Design logarithm, start of the top module:
module logarithm #(
	parameter n = 16,
	parameter m = 24,
	parameter k = 5 ,
	parameter p = 24
) (
	input        clk  ,  
	input        reset,  
	input        start,
	input  [0:n] x    ,
	output [1:p] y    ,
	output reg   done
);
==> flow/config.mk <==
export PLATFORM = sky130hd
export DESIGN_NAME = logarithm
export DESIGN_NICKNAME = logarithm
export VERILOG_FILES = /design/flow/design.v
export SDC_FILE = /design/flow/constraint.sdc
export NUM_CORES = 4
export LEC_CHECK = 0
export CAP_MARGIN = 20
export CORE_MARGIN = 2
export CORE_UTILIZATION = 72
export CTS_CLUSTER_SIZE = 82
export PLACE_DENSITY_LB_ADDON = 0.0
export SETUP_SLACK_MARGIN = 2.26
export SLEW_MARGIN = 20
export TNS_END_PERCENT = 70
==> flow/constraint.sdc <==
create_clock -name core_clock -period 7.71 [get_ports {clk}]
set_input_delay 1.5420 -clock core_clock [delete_from_list [all_inputs] [get_ports {clk}]]
set_output_delay 1.5420 -clock core_clock [all_outputs]
set_load 0.01 [all_outputs]
run.sh (not shown) runs the stock make flow with config.mk's settings and CLKGATE_MAP_FILE=.
The starting point produced a clean layout.
==> next run, changes <==
Settings changed: CORE_UTILIZATION 72 to 64, CTS_CLUSTER_SIZE 82 to unset, PLACE_DENSITY_LB_ADDON 0.0 to unset, SETUP_SLACK_MARGIN 2.26 to unset, TNS_END_PERCENT 70 to unset.
Clock period 7.71 ns to 8.17 ns, I/O delays scaled along.
Effect: The new run completed without violations; core utilization shrinks by 15 points; cell area shrinks by a little under a tenth; clock-buffer cell count is unchanged; first-iteration DRC count shrinks slightly; worst setup slack loses 0.36 ns; routed wire length shrinks by roughly a tenth; synthesized cell count does not change; via count shrinks by a little under a tenth.
==> next run, changes <==
Settings changed: CORE_UTILIZATION 64 to 40.
Clock period 8.17 ns to 9.0 ns, I/O delays scaled along.
Outcome: The changed run finished clean. Clock-buffer cell count fell by 2. Sequential share of layout area hardly moves. Worst setup slack is better by 0.72 ns. Core utilization fell by 26 points. Clock skew fell by 0.0054 ns.
==> next run, changes <==
Settings changed: ABC_AREA set to 0, CELL_PAD_IN_SITES_GLOBAL_PLACEMENT set to 2, CORE_ASPECT_RATIO set to 0.5, CORE_UTILIZATION 40 to 70, CTS_CLUSTER_DIAMETER set to 342, CTS_CLUSTER_SIZE set to 99, PLACE_DENSITY_LB_ADDON set to 0.3, SETUP_SLACK_MARGIN set to 1.79, TNS_END_PERCENT set to 10.
- The changed run did not get past global placement without I/O (3_1_place_gp_skip_io)
- synthesized area does not change
- die size shrinks by 42%
- synthesized cell count is unchanged
==> next run, changes <==
Settings changed: ABC_AREA 0 to unset, CELL_PAD_IN_SITES_GLOBAL_PLACEMENT 2 to unset, CORE_MARGIN 2 to 10, CORE_UTILIZATION 70 to 69, CTS_CLUSTER_DIAMETER 342 to 160, CTS_CLUSTER_SIZE 99 to 100, PLACE_DENSITY_LB_ADDON 0.3 to unset, SETUP_SLACK_MARGIN 1.79 to unset, TNS_END_PERCENT 10 to 25.
With this change the flow completed with no timing, DRC or antenna violations.
Synthesized area is unchanged.
Die size goes up by 22%.
Synthesized cell count stays the same.

========
## juniper
The RTL this note starts from:
==> flow/design.v <==
module logarithm #(
	parameter n = 16,
	parameter m = 24,
	parameter k = 5 ,
	parameter p = 24
) (
	input        clk  ,  
	input        reset,  
	input        start,
	input  [0:n] x    ,
	output [1:p] y    ,
	output reg   done
);
	reg [2:0] current_state;
	reg [2:0] next_state   ;
	wire      z_gt2        ;
	wire      i_positive   ;
	reg [2:0] sel_z        ;
	reg       load_z       ;
	reg       sel_i        ;
	reg       load_i       ;
	reg       shift_y      ;
	reg  [  m+1:0] z           ;
	wire [  m+1:0] trunc_square;
	wire [  m+1:0] trunc_div   ;
	wire [  m+1:0] z_input     ;
	reg  [  k-1:0] i           ;
	wire [  k-1:0] i_input     ;
	wire [  k-1:0] i_minus_1   ;
	reg  [    1:p] yy          ;
	wire [    m:0] mult_in     ;
	wire [2*m+1:0] mult_out    ;
	assign z_input = (sel_z == 2'd00) ?  {1'b0, x, {(m-n){1'd0}}} :
	(sel_z == 2'd01) ? 	trunc_square :
	trunc_div;
	assign mult_in     = z[m:0];
	assign mult_out     = mult_in * mult_in;
	assign trunc_square = mult_out[2*m+1:m];
	assign trunc_div    = {1'd0, z[m+1:1]};
	always @(posedge clk or negedge reset) begin : proc_z
		if(~reset) begin
			z <= 0;
		end else begin
			if (load_z == 1'b1)
				z <= z_input;
		end
	end
	assign i_input = sel_i ? i_minus_1 : p;
	assign i_minus_1 = i - 1;
	wire [15:0] binary_p = p;
	always @(posedge clk or negedge reset) begin : proc_i
		if(~reset) begin
			i <= 0;
		end else begin
			if (load_i == 1'b1)
				i <= i_input;
		end
	end
	always @(posedge clk or negedge reset) begin : proc_yy
		if(~reset) begin
			yy <= 0;
		end else begin
			if (shift_y == 1'b1)
				yy <= {yy[2:p], z[m+1]};
		end
	end
	always @(posedge clk or negedge reset) begin : proc_current_state
		if(~reset) begin
			current_state <= 0;
		end else begin
			current_state <= next_state;
		end
	end
	assign i_positive = i ? 1 : 0;
	assign z_gt2 = z[m+1];
	assign y = yy;
	always @(*) begin
		next_state = current_state;
		case (current_state)
			3'd0 : begin
				if (~start)
					next_state = 3'd1;
			end
			3'd1 : begin
				if (start)
					next_state = 3'd2;
			end
			3'd2 : begin
				next_state = 3'd3;
			end
			3'd3 : begin
				next_state = 3'd4;
			end
			3'd4 : begin
				if (z_gt2)
					next_state = 3'd5;
				else
					next_state = 3'd6;
			end
			3'd5 : begin
				next_state = 3'd6;
			end
			3'd6 : begin
				if (i_positive)
					next_state = 3'd3;
				else
					next_state = 3'd0;
			end
			default : next_state = 3'd0;
		endcase
	end
	always @(*) begin
		case (current_state)
			3'd0, 3'd1: begin
				sel_z   = 2'b00;
				load_z  = 1'b0;
				sel_i   = 1'b0;
				load_i  = 1'b0;
				shift_y = 1'b0;
				done    = 1'b1;
			end
			3'd2 : begin
				sel_z   = 2'b00;
				load_z  = 1'b1;
				sel_i   = 1'b0;
				load_i  = 1'b1;
				shift_y = 1'b0;
				done    = 1'b0;
			end
			3'd3 : begin
				sel_z   = 2'b01;
				load_z  = 1'b1;
				sel_i   = 1'b1;
				load_i  = 1'b1;
				shift_y = 1'b0;
				done    = 1'b0;
			end
			3'd4 : begin
				sel_z   = 2'b00;
				load_z  = 1'b0;
				sel_i   = 1'b0;
				load_i  = 1'b0;
				shift_y = 1'b1;
				done    = 1'b0;
			end
			3'd5 : begin
				sel_z   = 2'b10;
				load_z  = 1'b1;
				sel_i   = 1'b0;
				load_i  = 1'b0;
				shift_y = 1'b0;
				done    = 1'b0;
			end
			3'd6 : begin
				sel_z   = 2'b00;
				load_z  = 1'b0;
				sel_i   = 1'b0;
				load_i  = 1'b0;
				shift_y = 1'b0;
				done    = 1'b0;
			end
			default : begin
				sel_z   = 2'b00;
				load_z  = 1'b0;
				sel_i   = 1'b0;
				load_i  = 1'b0;
				shift_y = 1'b0;
				done    = 1'b0;
			end
		endcase
	end
endmodule
clock: 9.0 ns
lec_check: 0
cap_margin: 15
core_margin: 2
core_utilization: 60
cts_cluster_size: 34
gpl_routability_driven: 0
min_routing_layer: met2
slew_margin: 25
> inputs changed (juniper -> harbor)
- GPL_TIMING_DRIVEN: unset -> 0
- SLEW_MARGIN: 25 -> 30
- CTS_CLUSTER_DIAMETER: unset -> 121
- CORE_ASPECT_RATIO: unset -> 0.53
- PLACE_DENSITY_LB_ADDON: unset -> 0.08
- CORE_UTILIZATION: 60 -> 47
- HOLD_SLACK_MARGIN: unset -> -0.03
- TNS_END_PERCENT: unset -> 70
Findings:
For the die width, harbor came in about 54% higher than juniper did.
harbor ends up with a minimum setup slack after placement that is 1600 ps lower than in juniper.
Reported for juniper and harbor, total I/O pin count turned out identical to the last digit.
Floorplan-stage core utilization in harbor vs juniper: down 13 points
Post-place instance area: harbor > juniper
Between juniper and harbor, number of placed instances, taps included increased.
harbor and juniper ended up with roughly the same sequential-to-total area share from yosys stat.
From juniper to harbor the numbers moved as follows: count of library flops with an enable pin ~0 delta, estimated wirelength of the detail-placed design now sits higher, die span in y has decreased.
Die size in harbor is 0.0096 mm2 higher than in juniper
harbor | ERROR | global routing
Setup changes, harbor to lagoon
- removing HOLD_SLACK_MARGIN (formerly -0.03)
- setting ABC_AREA to 1 for the first time
- removing MIN_ROUTING_LAYER (formerly met2)
- changing CAP_MARGIN from 15 to 20
- removing CTS_CLUSTER_DIAMETER (formerly 121)
- removing GPL_ROUTABILITY_DRIVEN (formerly 0)
- changing SLEW_MARGIN from 30 to 5
- changing CORE_UTILIZATION from 47 to 46
- removing TNS_END_PERCENT (formerly 70)
- removing GPL_TIMING_DRIVEN (formerly 0)
- changing CTS_CLUSTER_SIZE from 34 to 78
- changing CORE_ASPECT_RATIO from 0.53 to 0.55
Looking at the reports, lagoon completed the entire flow and the layout it produced met the timing, DRC and antenna checks.
lagoon vs harbor — width of the chip rose about 3%.
lagoon: pre-CTS setup slack is 2200 ps higher than what harbor reported.
On lagoon: instance tally after logic synthesis is 612 higher than what harbor gave.
[compare] base=harbor new=lagoon: post-synthesis cell area went up by 7.7%; adder-cell area share of the yosys netlist went down by 4.1 points.
Input-level comparison between fjord and lagoon:
- a change of CTS_CLUSTER_SIZE from 78 to 34
- an added HOLD_SLACK_MARGIN of -0.03
- an added MIN_ROUTING_LAYER of met2
- a change of PLACE_DENSITY_LB_ADDON from 0.08 to 0.19
- a deleted ABC_AREA that had been 1
- a deleted CORE_ASPECT_RATIO that had been 0.55
- a change of CORE_UTILIZATION from 46 to 60
- a change of SLEW_MARGIN from 5 to 30
- a change of CAP_MARGIN from 20 to 15
- an added GPL_ROUTABILITY_DRIVEN of 0
- an added TNS_END_PERCENT of 35
## What came out
Cell area after layout in fjord vs lagoon: down about 7%
Max count of buffer and inverter cells on the critical path across fjord and lagoon: fjord
Compare fjord and lagoon | worst setup slack higher: lagoon
Multi-input gate area in the final layout in fjord is 490 um2 lower than in lagoon
Max tally of clock buffers in the finished layout across fjord and lagoon: fjord
NOTE: area after synthesis in fjord falls short of that of lagoon
fjord vs. lagoon: number of antenna violations at the first check in global routing went up by 2.
Of fjord and lagoon, the run reporting the lower routed wire length was fjord.
Setup changes, fjord to raven
- PLACE_DENSITY_LB_ADDON removed (was 0.19)
- GPL_ROUTABILITY_DRIVEN removed (was 0)
- CTS_CLUSTER_DIAMETER newly set to 160
- CORE_UTILIZATION changed from 60 to 45
- MIN_ROUTING_LAYER removed (was met2)
- HOLD_SLACK_MARGIN removed (was -0.03)
- CAP_MARGIN changed from 15 to 20
- SLEW_MARGIN changed from 30 to 20
- ABC_AREA newly set to 1
- TNS_END_PERCENT removed (was 35)
- CTS_CLUSTER_SIZE changed from 34 to 100
==> comparison <==
- The final layout from raven, which completed every stage, passed the timing, DRC and antenna checks at the end of the flow.
- On total placed cells including tap cells, the lower figure sits with fjord, not raven.
- Going from fjord to raven, number of tap cells inserted shows an increase of 167, maximum frequency shows an increase of about 12%, total core area shows an increase of 43%.
- raven ended up with a lower data arrival time at the worst-slack endpoint than fjord did.
